==> inputs of v6 <==
==> flow/design.v <==
module alu_top (
    input             clk,
    input      [7:0]  a,
    input      [7:0]  b,
    input      [3:0]  sel,
    output reg [15:0] out
);
    reg  [7:0]  a_q, b_q;
    reg  [3:0]  sel_q;
    wire [15:0] alu_out;
    always @(posedge clk) begin
        a_q   <= a;
        b_q   <= b;
        sel_q <= sel;
        out   <= alu_out;
    end
    alu u_alu (.a(a_q), .b(b_q), .sel(sel_q), .out(alu_out));
endmodule

`timescale 1ns / 1ps
module alu(
    input [7:0] a,b,
    input [3:0] sel,
    output reg [15:0] out
    );
    always@(*)
        begin
            case(sel)
                4'b0000 : out=a+b;
                4'b0001 : out=a+1;
                4'b0010 : out=a-b;
                4'b0011 : out=a*b;
                4'b0100 : out=(b==0) ? 16'd0 : a/b;
                4'b0101 : out=(b==0) ? 16'd0 : a%b;
                4'b0110 : out=a&b;
                4'b0111 : out=a|b;
                4'b1000 : out=~(a&b);
                4'b1001 : out=~(a|b);
                4'b1010 : out=a^b;
                default: out=0;
            endcase        
        end    
endmodule
==> flow/run.sh <==
#!/bin/bash
# the make line also repeats each setting of config.mk as NAME=value (left out here)
make -C /OpenROAD-flow-scripts/flow DESIGN_CONFIG=/design/flow/config.mk WORK_HOME=/design/flow/orfs CLKGATE_MAP_FILE= finish
==> flow/config.mk <==
export PLATFORM = sky130hd
export DESIGN_NAME = alu_top
export DESIGN_NICKNAME = alu_top
export VERILOG_FILES = /design/flow/design.v
export SDC_FILE = /design/flow/constraint.sdc
export NUM_CORES = 4
export LEC_CHECK = 0
export ABC_AREA = 0
export CAP_MARGIN = 20
export CORE_ASPECT_RATIO = 0.5
export CORE_MARGIN = 2
export CORE_UTILIZATION = 72
export CTS_CLUSTER_DIAMETER = 373
export CTS_CLUSTER_SIZE = 93
export PLACE_DENSITY = 0.41
export SLEW_MARGIN = 20
export TNS_END_PERCENT = 5
==> flow/constraint.sdc <==
create_clock -name core_clock -period 21.9 [get_ports {clk}]
set_input_delay 4.3800 -clock core_clock [delete_from_list [all_inputs] [get_ports {clk}]]
set_output_delay 4.3800 -clock core_clock [all_outputs]
set_load 0.01 [all_outputs]
==> v39 (differences from v6) <==
- ABC_AREA: 0 -> default
- CORE_ASPECT_RATIO: 0.5 -> default
- CORE_UTILIZATION: 72 -> 65
- CTS_CLUSTER_DIAMETER: 373 -> default
- CTS_CLUSTER_SIZE: 93 -> default
- HOLD_SLACK_MARGIN: default -> -0.08
- PLACE_DENSITY: 0.41 -> default
==> flow/constraint.sdc (replaced) <==
create_clock -name core_clock -period 26.9 [get_ports {clk}]
set_input_delay 5.3800 -clock core_clock [delete_from_list [all_inputs] [get_ports {clk}]]
set_output_delay 5.3800 -clock core_clock [all_outputs]
set_load 0.01 [all_outputs]
==> v16 (differences from v6) <==
- ABC_AREA: 0 -> default
- CORE_ASPECT_RATIO: 0.5 -> default
- CORE_UTILIZATION: 72 -> 40
- CTS_CLUSTER_DIAMETER: 373 -> 399
- CTS_CLUSTER_SIZE: 93 -> 99
- PLACE_DENSITY: 0.41 -> default
- TNS_END_PERCENT: 5 -> 25
==> flow/constraint.sdc (replaced) <==
create_clock -name core_clock -period 32.0 [get_ports {clk}]
set_input_delay 6.4000 -clock core_clock [delete_from_list [all_inputs] [get_ports {clk}]]
set_output_delay 6.4000 -clock core_clock [all_outputs]
set_load 0.01 [all_outputs]
==> v15 (differences from v6) <==
- ABC_AREA: 0 -> default
- CELL_PAD_IN_SITES_GLOBAL_PLACEMENT: default -> 1
- CORE_ASPECT_RATIO: 0.5 -> 1.17
- CORE_UTILIZATION: 72 -> 40
- CTS_CLUSTER_DIAMETER: 373 -> default
- CTS_CLUSTER_SIZE: 93 -> default
- PLACE_DENSITY: 0.41 -> default
==> flow/constraint.sdc (replaced) <==
create_clock -name core_clock -period 32.0 [get_ports {clk}]
set_input_delay 6.4000 -clock core_clock [delete_from_list [all_inputs] [get_ports {clk}]]
set_output_delay 6.4000 -clock core_clock [all_outputs]
set_load 0.01 [all_outputs]
==> notes <==
v39 produced a layout that fails on negative setup slack. v15 completed with no timing, DRC or antenna violations. v16 produced a clean layout. v6 ended with an error in detailed placement, error DPL-0033. Synthesized area is the same in v16 and v6. The lowest fmax belongs to v15, the highest to v39. Die area: v15 > v16 > v39 > v6. The lowest worst hold slack belongs to v16, the highest to v15. Of v16 and v15, v16 has the higher first-iteration DRC count (gap 41%, measured against v15). In count of clock-buffer cells in the layout, v16 and v39 do not differ. Routed wire length: v39 > v15 > v16.


==> run F <==
// alu_top: RTL as listed in full above, without the edits since
clock: 32.0 ns
lec_check: 0
cap_margin: 20
cell_pad_in_sites_global_placement: 2
core_margin: 2
core_utilization: 40
cts_cluster_size: 69
slew_margin: 20
run.sh (not shown) runs the stock make flow with config.mk's settings and CLKGATE_MAP_FILE=.
==> run Z (differences from run F) <==
- CELL_PAD_IN_SITES_GLOBAL_PLACEMENT: 2 -> default
- CORE_UTILIZATION: 40 -> 68
- CTS_CLUSTER_SIZE: 69 -> 89
- HOLD_SLACK_MARGIN: default -> -0.08
- TNS_END_PERCENT: default -> 5
==> flow/constraint.sdc (replaced) <==
create_clock -name core_clock -period 26.2 [get_ports {clk}]
set_input_delay 5.2400 -clock core_clock [delete_from_list [all_inputs] [get_ports {clk}]]
set_output_delay 5.2400 -clock core_clock [all_outputs]
set_load 0.01 [all_outputs]
==> run P (differences from run F) <==
- CELL_PAD_IN_SITES_GLOBAL_PLACEMENT: 2 -> default
- CORE_UTILIZATION: 40 -> 58
- CTS_CLUSTER_DIAMETER: default -> 28
- CTS_CLUSTER_SIZE: 69 -> default
- MAX_ROUTING_LAYER: default -> met4
- SETUP_SLACK_MARGIN: default -> 4.76
==> flow/constraint.sdc (replaced) <==
create_clock -name core_clock -period 17.5 [get_ports {clk}]
set_input_delay 3.5000 -clock core_clock [delete_from_list [all_inputs] [get_ports {clk}]]
set_output_delay 3.5000 -clock core_clock [all_outputs]
set_load 0.01 [all_outputs]
==> run B (differences from run F) <==
- CELL_PAD_IN_SITES_GLOBAL_PLACEMENT: 2 -> default
- CORE_UTILIZATION: 40 -> 72
- CTS_CLUSTER_DIAMETER: default -> 391
- CTS_CLUSTER_SIZE: 69 -> default
- TNS_END_PERCENT: default -> 5
==> flow/constraint.sdc (replaced) <==
create_clock -name core_clock -period 17.3 [get_ports {clk}]
set_input_delay 3.4600 -clock core_clock [delete_from_list [all_inputs] [get_ports {clk}]]
set_output_delay 3.4600 -clock core_clock [all_outputs]
set_load 0.01 [all_outputs]
==> results <==
Between run F and run Z, the lower final cell count is in run Z (gap about 2.4%, measured against run Z). Against run F, the critical path depth of run Z is higher by 5. Of run Z and run F, run Z has the higher utilization (gap 40 points). In run F the routed wire length is lower than in run Z, by about 1.5%. In synthesized cell count, run Z and run P do not differ. Against run F, the via count of run Z is higher by 16%. Run Z completed and failed the layout checks on setup timing. Run P failed in global routing. Run F completed with no timing, DRC or antenna violations. Run B stopped in detailed placement.


==> 01-04 <==
RTL: the design.v shown in full above, as it stands there.
make LEC_CHECK=0 ABC_AREA=1 CAP_MARGIN=20 CORE_MARGIN=2 CORE_UTILIZATION=68 CTS_CLUSTER_DIAMETER=237 CTS_CLUSTER_SIZE=92 SLEW_MARGIN=20 finish   # period 24.6 ns
==> inputs of 05-07, as changes to 01-04 <==
Settings changed: CORE_UTILIZATION 68 to 67, CTS_CLUSTER_DIAMETER 237 to not set, CTS_CLUSTER_SIZE 92 to not set, PLACE_DENSITY_LB_ADDON set to 0.3.
==> flow/constraint.sdc (replaced) <==
create_clock -name core_clock -period 32.0 [get_ports {clk}]
set_input_delay 6.4000 -clock core_clock [delete_from_list [all_inputs] [get_ports {clk}]]
set_output_delay 6.4000 -clock core_clock [all_outputs]
set_load 0.01 [all_outputs]
==> inputs of 03-11, as changes to 01-04 <==
Settings changed: ABC_AREA 1 to not set, CORE_UTILIZATION 68 to 72, CTS_CLUSTER_DIAMETER 237 to not set, CTS_CLUSTER_SIZE 92 to not set, PLACE_DENSITY set to 0.39, SETUP_SLACK_MARGIN set to 3.85.
==> flow/constraint.sdc (replaced) <==
create_clock -name core_clock -period 17.3 [get_ports {clk}]
set_input_delay 3.4600 -clock core_clock [delete_from_list [all_inputs] [get_ports {clk}]]
set_output_delay 3.4600 -clock core_clock [all_outputs]
set_load 0.01 [all_outputs]
==> inputs of 04-18, as changes to 01-04 <==
Settings changed: CORE_UTILIZATION 68 to 60, CTS_CLUSTER_DIAMETER 237 to not set, CTS_CLUSTER_SIZE 92 to not set.
==> flow/constraint.sdc (replaced) <==
create_clock -name core_clock -period 17.0 [get_ports {clk}]
set_input_delay 3.4000 -clock core_clock [delete_from_list [all_inputs] [get_ports {clk}]]
set_output_delay 3.4000 -clock core_clock [all_outputs]
set_load 0.01 [all_outputs]
==> flow_metrics.py <==
# Auto-generated metrics
metrics = {
    "synth": {
        "top_area_share_pct": 20.2,
        "ys_cells": 1384,
        "ys_seq_share_pct": 6.84,
        "yosys-top-cells-count": "ha_1, nor2_1, nand2_1",
    },
    "status": {
        "stop_stage": "detailed placement",
        "first-error": "[ERROR DPL-0038] Utilization greater than 100%, impossible to legalize",
        "status": "stopped before the end",
    },
}
(the above is from 03-11)
==> flow_metrics.py <==
# Auto-generated metrics
metrics = {
    "clock_network": {
        "cts_buffers": 5,
    },
    "synth": {
        "synth.distinct_cells": 62,
        "ys_seq_share_pct": 6.86,
        "yosys-top-cells-count": "nand2_1, inv_1, ha_1",
        "ys_cells": 1607,
        "synth.area.mux_share_pct": 0,
        "top_area_share_pct": 20.2,
    },
    "status": {
        "status": "stopped before the end",
        "stop_stage": "global routing",
        "first-error": "[ERROR DPL-0038] Utilization greater than 100%, impossible to legalize",
    },
}
(the above is from 04-18)
==> flow_metrics.py <==
# Metrics from the implementation run
metrics = {
    "status": {
        "violations": "negative setup slack",
        "status": "complete, but fails checks",
    },
    "synth": {
        "ys_seq_share_pct": 6.86,
    },
    "timing": {
        "setup_viol": 16,
        "fin_ws_ps": -696,
    },
}
(the above is from 01-04)
==> flow_metrics.py <==
# Metrics from the implementation run
metrics = {
    "synth": {
        "yosys-top-cells-count": "nand2_1, inv_1, ha_1",
        "ys_cells": 1607,
        "top_area_share_pct": 20.2,
        "ys_seq_share_pct": 6.86,
    },
    "status": {
        "status": "finished clean",
    },
}
(the above is from 05-07)


==> job 6950: inputs <==
RTL: the design.v shown in full above, as it stands there.
==> flow/config.mk <==
export PLATFORM = sky130hd
export DESIGN_NAME = alu_top
export DESIGN_NICKNAME = alu_top
export VERILOG_FILES = /design/flow/design.v
export SDC_FILE = /design/flow/constraint.sdc
export NUM_CORES = 4
export LEC_CHECK = 0
export CAP_MARGIN = 0
export CELL_PAD_IN_SITES_DETAIL_PLACEMENT = 1
export CELL_PAD_IN_SITES_GLOBAL_PLACEMENT = 2
export CORE_ASPECT_RATIO = 1.14
export CORE_MARGIN = 3
export CORE_UTILIZATION = 47
export CTS_CLUSTER_SIZE = 86
export GPL_ROUTABILITY_DRIVEN = 0
export GPL_TIMING_DRIVEN = 0
export MAX_ROUTING_LAYER = met4
export MIN_ROUTING_LAYER = met2
export PLACE_DENSITY_LB_ADDON = 0.15
export SLEW_MARGIN = 20
==> flow/constraint.sdc <==
create_clock -name core_clock -period 32.0 [get_ports {clk}]
set_input_delay 6.4000 -clock core_clock [delete_from_list [all_inputs] [get_ports {clk}]]
set_output_delay 6.4000 -clock core_clock [all_outputs]
set_load 0.01 [all_outputs]
==> inputs of job 8525, as changes to job 6950 <==
CAP_MARGIN = 20   (was 0)
CELL_PAD_IN_SITES_DETAIL_PLACEMENT = default   (was 1)
CELL_PAD_IN_SITES_GLOBAL_PLACEMENT = default   (was 2)
CORE_ASPECT_RATIO = default   (was 1.14)
CORE_MARGIN = 2   (was 3)
CORE_UTILIZATION = 72   (was 47)
CTS_CLUSTER_SIZE = default   (was 86)
GPL_ROUTABILITY_DRIVEN = default   (was 0)
GPL_TIMING_DRIVEN = default   (was 0)
MAX_ROUTING_LAYER = default   (was met4)
MIN_ROUTING_LAYER = default   (was met2)
PLACE_DENSITY_LB_ADDON = 0.27   (was 0.15)
TNS_END_PERCENT = 5   (was default)
==> flow/constraint.sdc (replaced) <==
create_clock -name core_clock -period 26.2 [get_ports {clk}]
set_input_delay 5.2400 -clock core_clock [delete_from_list [all_inputs] [get_ports {clk}]]
set_output_delay 5.2400 -clock core_clock [all_outputs]
set_load 0.01 [all_outputs]
==> inputs of job 4502, as changes to job 6950 <==
CAP_MARGIN = 20   (was 0)
CELL_PAD_IN_SITES_DETAIL_PLACEMENT = default   (was 1)
CELL_PAD_IN_SITES_GLOBAL_PLACEMENT = default   (was 2)
CORE_ASPECT_RATIO = default   (was 1.14)
CORE_MARGIN = 2   (was 3)
CORE_UTILIZATION = 65   (was 47)
CTS_CLUSTER_SIZE = default   (was 86)
GPL_ROUTABILITY_DRIVEN = default   (was 0)
GPL_TIMING_DRIVEN = default   (was 0)
MAX_ROUTING_LAYER = default   (was met4)
MIN_ROUTING_LAYER = default   (was met2)
PLACE_DENSITY_LB_ADDON = default   (was 0.15)
==> flow/constraint.sdc (replaced) <==
create_clock -name core_clock -period 26.2 [get_ports {clk}]
set_input_delay 5.2400 -clock core_clock [delete_from_list [all_inputs] [get_ports {clk}]]
set_output_delay 5.2400 -clock core_clock [all_outputs]
set_load 0.01 [all_outputs]
==> qor summary <==
item                                                                                job 6950                job 8525                  job 4502
Origin of the critical flop-to-flop path                                      b_q[5]$_DFF_P_                       -            b_q[0]$_DFF_P_
Worst hold path stage count                                                                3                       -                         2
Max capacitance violation total                                                            0                       -                         0
Area overhead of the layout relative to synthesis                                      17.2%                       -                     35.8%
Number of remaining DRC errors                                                             0                       -                         0
Number of design-rule violations left by the first detailed-router iteration            3440                       -                      2054
Non-clock inverter count in the final layout                                             100                       -                        98
Post-CTS resize count                                                                     56                      52                        34
Tap cell count                                                                           295                       -                       216
Post-CTS setup-driven buffer insertion count                                              12                      77                        84
End of the worst hold path                                                    out[0]$_DFF_P_                       -            out[0]$_DFF_P_
Actual transition at the worst max-transition pin                                    1.25 ns                       -                   1.28 ns
Outcome                                                             timing/DRC/antenna clean  stopped before the end  finished with violations
Stage where the flow stopped                                                               -          global routing                         -
Reasons for failing layout checks                                                          -                       -              setup timing
Arr. time, crit path                                                                31.01 ns                       -                  28.35 ns
Routed via count                                                                       15500                       -                     13500
Setup slack of the worst register-to-register path                                   1.14 ns                       -                  -1.95 ns


==> inputs of nickel <==
// alu_top: RTL as listed in full above, without the edits since
export LEC_CHECK = 0
export CAP_MARGIN = 15
export CELL_PAD_IN_SITES_GLOBAL_PLACEMENT = 0
export CORE_ASPECT_RATIO = 0.79
export CORE_MARGIN = 2
export CORE_UTILIZATION = 65
export CTS_CLUSTER_DIAMETER = 26
export SETUP_SLACK_MARGIN = 2.94
export SLEW_MARGIN = 40
export TNS_END_PERCENT = 5
create_clock -name core_clock -period 15.8 [get_ports {clk}]
==> inputs of maple, as changes to nickel <==
Settings changed: CAP_MARGIN 15 to 20, CELL_PAD_IN_SITES_GLOBAL_PLACEMENT 0 to not set, CORE_ASPECT_RATIO 0.79 to not set, CORE_UTILIZATION 65 to 58, CTS_CLUSTER_DIAMETER 26 to not set, SETUP_SLACK_MARGIN 2.94 to 4.76, SLEW_MARGIN 40 to 20, TNS_END_PERCENT 5 to not set.
==> flow/constraint.sdc (replaced) <==
create_clock -name core_clock -period 17.5 [get_ports {clk}]
set_input_delay 3.5000 -clock core_clock [delete_from_list [all_inputs] [get_ports {clk}]]
set_output_delay 3.5000 -clock core_clock [all_outputs]
set_load 0.01 [all_outputs]
==> inputs of willow, as changes to nickel <==
Settings changed: ABC_AREA set to 1, CORE_ASPECT_RATIO 0.79 to 1.04, CORE_UTILIZATION 65 to 70, CTS_CLUSTER_DIAMETER 26 to 232, CTS_CLUSTER_SIZE set to 89, PLACE_DENSITY set to 0.62, SETUP_SLACK_MARGIN 2.94 to not set.
==> flow/constraint.sdc (replaced) <==
create_clock -name core_clock -period 21.9 [get_ports {clk}]
set_input_delay 4.3800 -clock core_clock [delete_from_list [all_inputs] [get_ports {clk}]]
set_output_delay 4.3800 -clock core_clock [all_outputs]
set_load 0.01 [all_outputs]
==> comparison table <==
item	nickel	maple	willow
Result of the run	stopped before the end	stopped before the end	stopped before the end
Last stage reached	clock tree synthesis	global routing	clock tree synthesis
DP Area	14,500 um2	14,600 um2	13,300 um2
Cell count in the Yosys report	1,384	1,384	1,607
Mux frac, synth	0.0453	0.0453	0
Number of unique standard cell types used by synthesis	100	100	62
Standard-cell row count	41	49	45
Post-synthesis chip area from yosys	10,500 um2	10,500 um2	10,500 um2
Parity-gate share of the synthesized area counting xor and xnor cells	0.0557	0.0557	0.0550
Area fraction of the dominant cell type after synthesis	0.202	0.202	0.202
Post-synthesis share of cell area spent on and, or, nand and nor gates	0.232	0.232	0.324
Chip area	17,200 um2	19,300 um2	16,000 um2
Total instance count after detailed placement	2,019	2,035	2,094
Mean cell area of the mapped netlist	7.61 um2	7.61 um2	6.54 um2
Final weighted congestion of routability-driven global placement	1.00	0.960	1.08
Synth Cell Area	10,500 um2	10,500 um2	10,500 um2
Worst slack after detailed placement	-11.37 ns	-9.15 ns	-1.82 ns
Starting utilization of the core area	0.662	0.588	0.718
X dimension of the die	147 um	139 um	124 um
Post-Synth Adder-Cell Area	0.276	0.276	0.277
Placeable core region	15,900 um2	17,900 um2	14,600 um2
Detail Placement HPWL	34,000 um	30,200 um	29,500 um
Die Y-Extent	117 um	139 um	129 um
Instance count of the mapped netlist	1,384	1,384	1,607
